==> inputs of try-nickel <==
## main
module main(clk, buttons, init_cells, leds, rgb, cols, rows);
clock: 4.22 ns
lec_check: 0
abc_area: 1
cap_margin: 20
core_margin: 2
core_utilization: 72
cts_cluster_diameter: 205
cts_cluster_size: 73
place_density_lb_addon: 0.03
slew_margin: 20
run.sh (not shown) runs the stock make flow with config.mk's settings and CLKGATE_MAP_FILE=.
==> try-sierra (differences from try-nickel) <==
Settings changed: CTS_CLUSTER_DIAMETER 205 to 92, CTS_CLUSTER_SIZE 73 to 13, PLACE_DENSITY_LB_ADDON 0.03 to 0.27, SETUP_SLACK_MARGIN from default to -0.01.
==> flow/constraint.sdc (replaced) <==
create_clock -name core_clock -period 5.7 [get_ports {clk}]
set_input_delay 1.1400 -clock core_clock [delete_from_list [all_inputs] [get_ports {clk}]]
set_output_delay 1.1400 -clock core_clock [all_outputs]
set_load 0.01 [all_outputs]
==> try-raven (differences from try-nickel) <==
Settings changed: ABC_AREA 1 to default, CTS_CLUSTER_DIAMETER 205 to 80, CTS_CLUSTER_SIZE 73 to default, PLACE_DENSITY_LB_ADDON 0.03 to default.
==> flow/constraint.sdc (replaced) <==
create_clock -name core_clock -period 3.24 [get_ports {clk}]
set_input_delay 0.6480 -clock core_clock [delete_from_list [all_inputs] [get_ports {clk}]]
set_output_delay 0.6480 -clock core_clock [all_outputs]
set_load 0.01 [all_outputs]
==> try-maple (differences from try-nickel) <==
Settings changed: ABC_AREA 1 to default, CTS_CLUSTER_DIAMETER 205 to default, CTS_CLUSTER_SIZE 73 to 41, PLACE_DENSITY_LB_ADDON 0.03 to 0.26, SETUP_SLACK_MARGIN from default to 0.46.
==> flow/constraint.sdc (replaced) <==
create_clock -name core_clock -period 3.28 [get_ports {clk}]
set_input_delay 0.6560 -clock core_clock [delete_from_list [all_inputs] [get_ports {clk}]]
set_output_delay 0.6560 -clock core_clock [all_outputs]
set_load 0.01 [all_outputs]
==> flow_metrics.tcl <==
# yosys + openroad results
set metrics [dict create \
    yosys-top-cells-area "fa_1 33%, edfxtp_1 16%, ha_1 16%, inv_1 12%, a31o_2 3.1%" \
    stop_stage "global routing (5_1_grt)" \
    coreArea_um2 16400 \
    aoi_share_pct 8.17 \
    gr-usage-met1_pct 91.5 \
    die_w_um 133 \
    status "aborted with a tool error" \
    firstError "[ERROR GRT-0232] Routing congestion too high. Check the congestion heatmap in the GUI." \
]
the above is filed under try-maple

==> flow_metrics.tcl <==
# place-and-route summary
set metrics [dict create \
    yosys_cells 1276 \
    gr-usage-met1_pct 41.9 \
    r2r_end "cells_x[6].cells_y[4].genblk1.CELL.state_q" \
    coreArea_um2 16000 \
    top_area_cell "fa_1" \
    status "timing/DRC/antenna clean" \
    aoi_share_pct 3.53 \
    yosys-top-cells-area "fa_1 33%, edfxtp_1 16%, ha_1 16%, inv_1 11%, nand2_1 6.6%" \
]
the above is filed under try-nickel

==> flow_metrics.tcl <==
# place-and-route summary
set metrics [dict create \
    coreArea_um2 16000 \
    cts-root-buf "clkbuf_16" \
    setup_viol 0 \
    status "timing/DRC/antenna clean" \
    yosys.area_share.simple_pct 12.3 \
    route.met3.wl_um 1970 \
    layout.area.comb_um2 8080 \
    gr-usage-met1_pct 41.4 \
    aoi_share_pct 3.53 \
    critPathKind "reg2out" \
    die_w_um 132 \
]
the above is filed under try-sierra

==> flow_metrics.tcl <==
# place-and-route summary
set metrics [dict create \
    n_antenna_cell 0 \
    status "timing/DRC/antenna clean" \
    gr-usage-met1_pct 39.3 \
    clock_skew_ps 8.66 \
    htreeDepth 3 \
    min_period_ps 3150 \
    coreArea_um2 16400 \
    die_w_um 133 \
    num-nonclk-buffers 161 \
]
the above is filed under try-raven


========
==> job 6521: inputs <==
==> flow/design.v <==
`timescale 1ns/1ps
`default_nettype none
module half_adder_1(a, b, sum, c_out);
input wire a, b;
output logic sum, c_out;
always_comb begin
  sum = a ^ b; 
  c_out = a & b;
end
endmodule
`timescale 1ns/1ps
`default_nettype none
module full_adder_1(a, b, c_in, sum, c_out);
input wire a, b, c_in;
output logic sum, c_out;
logic a_bar;
logic b_bar;
logic c_in_bar;
always_comb begin
  a_bar = ~a;
  b_bar = ~b;
  c_in_bar = ~c_in;
  sum = (a_bar & b_bar & c_in) | (a_bar & b & c_in_bar) | (a & b_bar & c_in_bar) | (a & b & c_in);
  c_out = (b & c_in) | (a & b) | (a & c_in);
end
endmodule
`timescale 1ns/1ps
`default_nettype none
module full_adder_2(a, b, sum, c_out);
input wire [1:0] a, b;
output logic [1:0] sum;
output logic c_out;
logic half_adder_1_0_c_out;
half_adder_1 HALF_ADDER_1_0 (.a(a[0]), .b(b[0]), .sum(sum[0]), .c_out(half_adder_1_0_c_out));
full_adder_1 FULL_ADDER_1_0 (.a(a[1]), .b(b[1]), .c_in(half_adder_1_0_c_out), .sum(sum[1]), .c_out(c_out));
endmodule
`timescale 1ns/1ps
`default_nettype none
module full_adder_3(a, b, c_in, sum, c_out);
input wire [2:0] a;
input wire b, c_in;
output logic [2:0] sum;
output logic c_out;
logic full_adder_1_0_c_out;
logic full_adder_1_1_c_out;
full_adder_1 FULL_ADDER_1_0 (.a(a[0]), .b(b), .c_in(c_in), .sum(sum[0]), .c_out(full_adder_1_0_c_out));
full_adder_1 FULL_ADDER_1_1 (.a(a[1]), .b(1'b0), .c_in(full_adder_1_0_c_out), .sum(sum[1]), .c_out(full_adder_1_1_c_out));
full_adder_1 FULL_ADDER_1_2 (.a(a[2]), .b(1'b0), .c_in(full_adder_1_1_c_out), .sum(sum[2]), .c_out(c_out));
endmodule
`timescale 1ns/1ps
`default_nettype none
module adder_8_1_bits(a, sum, c_out);
input wire [7:0] a;
output logic [2:0] sum;
output logic c_out;
logic full_adder_1_0_sum, full_adder_1_0_c_out, full_adder_1_1_sum, full_adder_1_1_c_out, full_adder_2_0_c_out;
logic [1:0] full_adder_2_0_sum;
full_adder_1 FULL_ADDER_1_0(.a(a[0]), .b(a[1]), .c_in(a[2]), .sum(full_adder_1_0_sum), .c_out(full_adder_1_0_c_out));
full_adder_1 FULL_ADDER_1_1(.a(a[3]), .b(a[4]), .c_in(a[5]), .sum(full_adder_1_1_sum), .c_out(full_adder_1_1_c_out));
full_adder_2 FULL_ADDER_2_0(.a({full_adder_1_0_c_out, full_adder_1_0_sum}), .b({full_adder_1_1_c_out, full_adder_1_1_sum}), .sum(full_adder_2_0_sum), .c_out(full_adder_2_0_c_out));
full_adder_3 FULL_ADDER_3_0(.a({full_adder_2_0_c_out, full_adder_2_0_sum}), .b(a[6]), .c_in(a[7]), .sum(sum), .c_out(c_out));
endmodule
`timescale 1ns/1ps
`default_nettype none
module comparator(live, neighbors, out);
input wire live;
input wire [2:0] neighbors;
output logic out;
always_comb begin
  out = (live & ~neighbors[2] & neighbors[1] & ~neighbors[0]) | (~neighbors[2] & neighbors[1] & neighbors[0]);
end
endmodule
`default_nettype none
`timescale 1ns/1ps
module conway_cell(clk, rst, ena, state_0, state_d, state_q, neighbors);
input wire clk;
input wire rst;
input wire ena;
input wire state_0;
output logic state_d;  
output logic state_q;
input wire [7:0] neighbors;
logic [2:0] sum;
logic c_out;
adder_8_1_bits ADDER_8_1(
    .a(neighbors),
    .sum(sum),
    .c_out(c_out)
    );
comparator COMPARATOR(
    .live(state_q),
    .neighbors(sum),
    .out(state_d)
    );
always_ff @(posedge clk ) begin
    if (rst == 1) begin
        state_q <= state_0;
    end
    else if (ena == 1) begin
        state_q <= state_d;
    end
end
endmodule
`timescale 1ns/1ps
module decoder_1_to_2(ena, in, out);
input wire ena;
input wire in;
output logic [1:0] out;
logic in_bar;
always_comb begin
  out[1] = in & ena;
  in_bar = ~ in;
  out[0] = in_bar & ena;
end
endmodule
`timescale 1ns/1ps
module decoder_2_to_4(ena, in, out);
input wire ena;
input wire [1:0] in;
output logic [3:0] out;
logic b_bar;
logic [1:0] decoder_0_out;
logic [1:0] decoder_1_out;
decoder_1_to_2 DECODER_0 (.ena(b_bar), .in(in[0]), .out(decoder_0_out[1:0]));
decoder_1_to_2 DECODER_1 (.ena(in[1]), .in(in[0]), .out(decoder_1_out[1:0]));
always_comb begin
    b_bar = ~ in[1];
    out[3] = decoder_1_out[1] & ena;
    out[2] = decoder_1_out[0] & ena;
    out[1] = decoder_0_out[1] & ena;
    out[0] = decoder_0_out[0] & ena;
end
endmodule
`timescale 1ns/1ps
module decoder_3_to_8(ena, in, out);
input wire ena;
input wire [2:0] in;
output logic [7:0] out;
logic c_bar;
logic [3:0] decoder_0_out;
logic [3:0] decoder_1_out;
decoder_2_to_4 DECODER_0 (.ena(c_bar), .in(in[1:0]), .out(decoder_0_out));
decoder_2_to_4 DECODER_1 (.ena(in[2]), .in(in[1:0]), .out(decoder_1_out));
always_comb begin
  c_bar = ~in[2];
  out[7] = decoder_1_out[3] & ena;
  out[6] = decoder_1_out[2] & ena;
  out[5] = decoder_1_out[1] & ena;
  out[4] = decoder_1_out[0] & ena;
  out[3] = decoder_0_out[3] & ena;
  out[2] = decoder_0_out[2] & ena;
  out[1] = decoder_0_out[1] & ena;
  out[0] = decoder_0_out[0] & ena;
end
endmodule
`default_nettype none
`timescale 1ns/1ps
module led_array_driver(ena, x, cells, rows, cols);
parameter N=8;  
parameter ROWS=N;
parameter COLS=N;
input wire ena;
input wire [$clog2(N):0] x;
input wire [N*N-1:0] cells;
output logic [N-1:0] rows;
output logic [N-1:0] cols;
initial begin
  if ((N <= 0) || (N > 8)) begin
    $error("N must be within 0 and 8.");
  end
  if (ROWS != COLS) begin
    $error("Non square led arrays are not supported. (%dx%d)", ROWS, COLS);
  end
  if (ROWS < N) begin
    $error("ROWS/COLS must be >= than the size of the Conway Grid.");
  end
end
wire [N-1:0] x_decoded;
decoder_3_to_8 COL_DECODER(ena, x[$clog2(N)-1:0], x_decoded);
always_comb begin
  cols = x_decoded;
  rows[0] = ~cells[x*ROWS];
  rows[1] = ~cells[x*ROWS + 1];
  rows[2] = ~cells[x*ROWS + 2];
  rows[3] = ~cells[x*ROWS + 3];
  rows[4] = ~cells[x*ROWS + 4];
  rows[5] = ~cells[x*ROWS + 5];
  rows[6] = ~cells[x*ROWS + 6];
  rows[7] = ~cells[x*ROWS + 7];
end
endmodule
`default_nettype none  
module main(clk, buttons, init_cells, leds, rgb, cols, rows);
parameter game_divider = 8;  
parameter display_divider = 2;  
parameter N = 8;  
parameter M = N + 2;  
initial if (N < 3) $error("N has to be >= 3 to make for interesting patterns.");
initial if (M !== (N+2)) $error("M must N+2=%d, not %d", N+2,M);  
input wire clk;
input wire [1:0] buttons;
logic rst; always_comb rst = buttons[0];  
input wire [N*N-1:0] init_cells;  
output logic [1:0] leds;
output logic [2:0] rgb;
output wire [N-1:0] cols;
output wire [N-1:0] rows;
logic [game_divider:0] game_counter;
logic [display_divider:0] display_counter;
logic rst_game; always_comb rst_game = buttons[0] | buttons[1];
logic step_game;
logic [$clog2(N):0] x;
wire [M*M-1:0] bordered_cells_q;  
wire [M*M-1:0] bordered_cells_d; 
logic [M*M-1:0] bordered_cells_0;  
logic [N*N-1:0] cells_q;  
logic [N*N-1:0] cells_0;  
always_comb begin : io_logic 
    leds[0] = buttons[0] ^ buttons[1];
    leds[1] = buttons[0] & buttons[1];
    rgb[0] = ~( buttons[0] & ~buttons[1]);
    rgb[1] = ~(~buttons[0] &  buttons[1]);
    rgb[2] = ~( buttons[0] &  buttons[1]);
end
led_array_driver #(.ROWS(N), .COLS(N), .N(N)) LED_DRIVER (
  .ena(1'b1),
  .cells(cells_q),
  .x(x),
  .rows(rows[N-1:0]),
  .cols(cols[N-1:0])
);
generate
  genvar r;
  for (r = 0; r < M; r = r + 1) begin : init_rows
    if ((r == 0) || (r == M-1)) begin : border_row
      always_comb bordered_cells_0[M*(r+1)-1:M*r] = 0;
    end else begin : inner_row
      always_comb bordered_cells_0[M*(r+1)-1:M*r] = {1'b0, init_cells[N*r-1:N*(r-1)], 1'b0};
    end
  end
endgenerate
function int cell_index(int i, int j);
  cell_index = M*j + i;
endfunction
generate
  genvar i;
  genvar j;
  for (i = 0; i < M; i = i + 1) begin : cells_x
    for (j = 0; j < M; j = j + 1) begin : cells_y
      if ( (i > 0) && (i < (M-1)) && (j > 0) && (j < (M-1)) ) begin
        conway_cell CELL(
          .clk(clk), .rst(rst_game), .ena(step_game),
          .neighbors({
            bordered_cells_q[cell_index(i-1, j-1)],
            bordered_cells_q[cell_index(i-1, j  )],
            bordered_cells_q[cell_index(i-1, j+1)],
            bordered_cells_q[cell_index(i  , j+1)],
            bordered_cells_q[cell_index(i+1, j+1)],
            bordered_cells_q[cell_index(i+1, j  )],
            bordered_cells_q[cell_index(i+1, j-1)],
            bordered_cells_q[cell_index(i  , j-1)]
          }),
          .state_0(bordered_cells_0[cell_index(i, j)]),
          .state_d(bordered_cells_d[cell_index(i, j)]),
          .state_q(bordered_cells_q[cell_index(i, j)])
        );
      end else begin  
        assign bordered_cells_q[cell_index(i,j)] = bordered_cells_0[cell_index(i,j)];
        assign bordered_cells_d[cell_index(i,j)] = 0;
      end
    end
  end
  for (i = 0; i < N; i = i + 1) begin
    always_comb begin
        cells_q[N*(i+1)-1:N*i] = bordered_cells_q[M*(i+2)-2:M*(i+1)+1];
        cells_0[N*(i+1)-1:N*i] = bordered_cells_0[M*(i+2)-2:M*(i+1)+1];
    end
  end
endgenerate
parameter faster_divider = 15;
always_ff @(posedge clk) begin : clocks_and_dividers  
  if (rst) begin
      game_counter <= 0;
      display_counter <= 0;
      x <= 0;
  end
  else begin
      if (game_counter[game_divider]) begin
        game_counter <= 0;
      end
      else begin 
        game_counter <= game_counter + 1;
      end
      if(display_counter[display_divider]) begin
        display_counter <= 0;
        if(x >= (N-1)) begin
          x <= 0;
        end
        else begin
          x <= x + 1;
        end
      end
      else begin
        display_counter <= display_counter + 1;
      end
  end
end  
always_comb step_game = game_counter[game_divider];  
endmodule
`default_nettype wire  
==> flow/run.sh <==
#!/bin/bash
# the make line also repeats each setting of config.mk as NAME=value (left out here)
make -C /OpenROAD-flow-scripts/flow DESIGN_CONFIG=/design/flow/config.mk WORK_HOME=/design/flow/orfs CLKGATE_MAP_FILE= finish
==> flow/config.mk <==
export PLATFORM = sky130hd
export DESIGN_NAME = main
export DESIGN_NICKNAME = main
export VERILOG_FILES = /design/flow/design.v
export SDC_FILE = /design/flow/constraint.sdc
export NUM_CORES = 4
export LEC_CHECK = 0
export ABC_AREA = 1
export CAP_MARGIN = 20
export CORE_MARGIN = 2
export CORE_UTILIZATION = 72
export CTS_CLUSTER_DIAMETER = 48
export CTS_CLUSTER_SIZE = 73
export GPL_ROUTABILITY_DRIVEN = 0
export PLACE_DENSITY_LB_ADDON = 0.02
export SLEW_MARGIN = 20
==> flow/constraint.sdc <==
create_clock -name core_clock -period 2.55 [get_ports {clk}]
set_input_delay 0.5100 -clock core_clock [delete_from_list [all_inputs] [get_ports {clk}]]
set_output_delay 0.5100 -clock core_clock [all_outputs]
set_load 0.01 [all_outputs]
==> job 4816: changes against job 6521 <==
==> flow/config.mk (replaced) <==
export PLATFORM = sky130hd
export DESIGN_NAME = main
export DESIGN_NICKNAME = main
export VERILOG_FILES = /design/flow/design.v
export SDC_FILE = /design/flow/constraint.sdc
export NUM_CORES = 4
export LEC_CHECK = 0
export CAP_MARGIN = 20
export CORE_MARGIN = 2
export CORE_UTILIZATION = 72
export CTS_CLUSTER_DIAMETER = 104
export PLACE_DENSITY = 0.6
export SLEW_MARGIN = 20
==> flow/constraint.sdc (replaced) <==
create_clock -name core_clock -period 2.94 [get_ports {clk}]
set_input_delay 0.5880 -clock core_clock [delete_from_list [all_inputs] [get_ports {clk}]]
set_output_delay 0.5880 -clock core_clock [all_outputs]
set_load 0.01 [all_outputs]
==> job 9483: changes against job 6521 <==
--- a/flow/config.mk
+++ b/flow/config.mk
@@ -10,7 +10,4 @@
 export CORE_MARGIN = 2
-export CORE_UTILIZATION = 72
-export CTS_CLUSTER_DIAMETER = 48
-export CTS_CLUSTER_SIZE = 73
-export GPL_ROUTABILITY_DRIVEN = 0
-export PLACE_DENSITY_LB_ADDON = 0.02
+export CORE_UTILIZATION = 40
+export PLACE_DENSITY = 0.6
 export SLEW_MARGIN = 20
==> flow/constraint.sdc (replaced) <==
create_clock -name core_clock -period 7.65 [get_ports {clk}]
set_input_delay 1.5300 -clock core_clock [delete_from_list [all_inputs] [get_ports {clk}]]
set_output_delay 1.5300 -clock core_clock [all_outputs]
set_load 0.01 [all_outputs]
==> job 4651: changes against job 6521 <==
==> flow/config.mk (replaced) <==
export PLATFORM = sky130hd
export DESIGN_NAME = main
export DESIGN_NICKNAME = main
export VERILOG_FILES = /design/flow/design.v
export SDC_FILE = /design/flow/constraint.sdc
export NUM_CORES = 4
export LEC_CHECK = 0
export CAP_MARGIN = 20
export CORE_MARGIN = 2
export CORE_UTILIZATION = 72
export CTS_CLUSTER_DIAMETER = 80
export CTS_CLUSTER_SIZE = 42
export SETUP_SLACK_MARGIN = 0.78
export SLEW_MARGIN = 20
==> flow/constraint.sdc (replaced) <==
create_clock -name core_clock -period 3.24 [get_ports {clk}]
set_input_delay 0.6480 -clock core_clock [delete_from_list [all_inputs] [get_ports {clk}]]
set_output_delay 0.6480 -clock core_clock [all_outputs]
set_load 0.01 [all_outputs]
==> results_dict.tcl <==
# yosys + openroad results
set metrics [dict create \
    yosysChipArea_um2 11900 \
    stop_stage "global routing (5_1_grt)" \
    status "did not finish" \
    ys_cells 1132 \
    error "[ERROR DPL-0038] Utilization greater than 100%, impossible to legalize" \
]
the above is filed under job 4651

==> results_dict.tcl <==
# flow metrics
set metrics [dict create \
    status "complete, but fails checks" \
    violations "negative setup slack" \
    setup_violations 30 \
    yosysChipArea_um2 11900 \
    timing.final.ws_setup_ns -0.243 \
    drt-vias-per-instance 6.21 \
    ys_cells 1132 \
]
the above is filed under job 4816

==> results_dict.tcl <==
# yosys + openroad results
set metrics [dict create \
    stop_stage "global routing (5_1_grt)" \
    portBuffers 87 \
    yosysChipArea_um2 11900 \
    status "did not finish" \
    synth.avg_cell_area_um2 9.32 \
    fp-row-count 46 \
    error "[ERROR DPL-0038] Utilization greater than 100%, impossible to legalize" \
    ys_cells 1276 \
    clockRootBuffer "clkbuf_16" \
    floorplan.core_util 0.743 \
]
the above is filed under job 6521

==> results_dict.tcl <==
# flow metrics
set metrics [dict create \
    busiest_layer "met2" \
    r2r-start "cells_x[2].cells_y[2].genblk1.CELL.state_q" \
    portBuffers 87 \
    setup.worst_path.start_class "input port" \
    n_fill_cell 2897 \
    wl_met2_mm 12.4 \
    required_ns 6.12 \
    status "complete, no violations" \
    maxCapViolations 0 \
    ys_cells 1276 \
]
the above is filed under job 9483

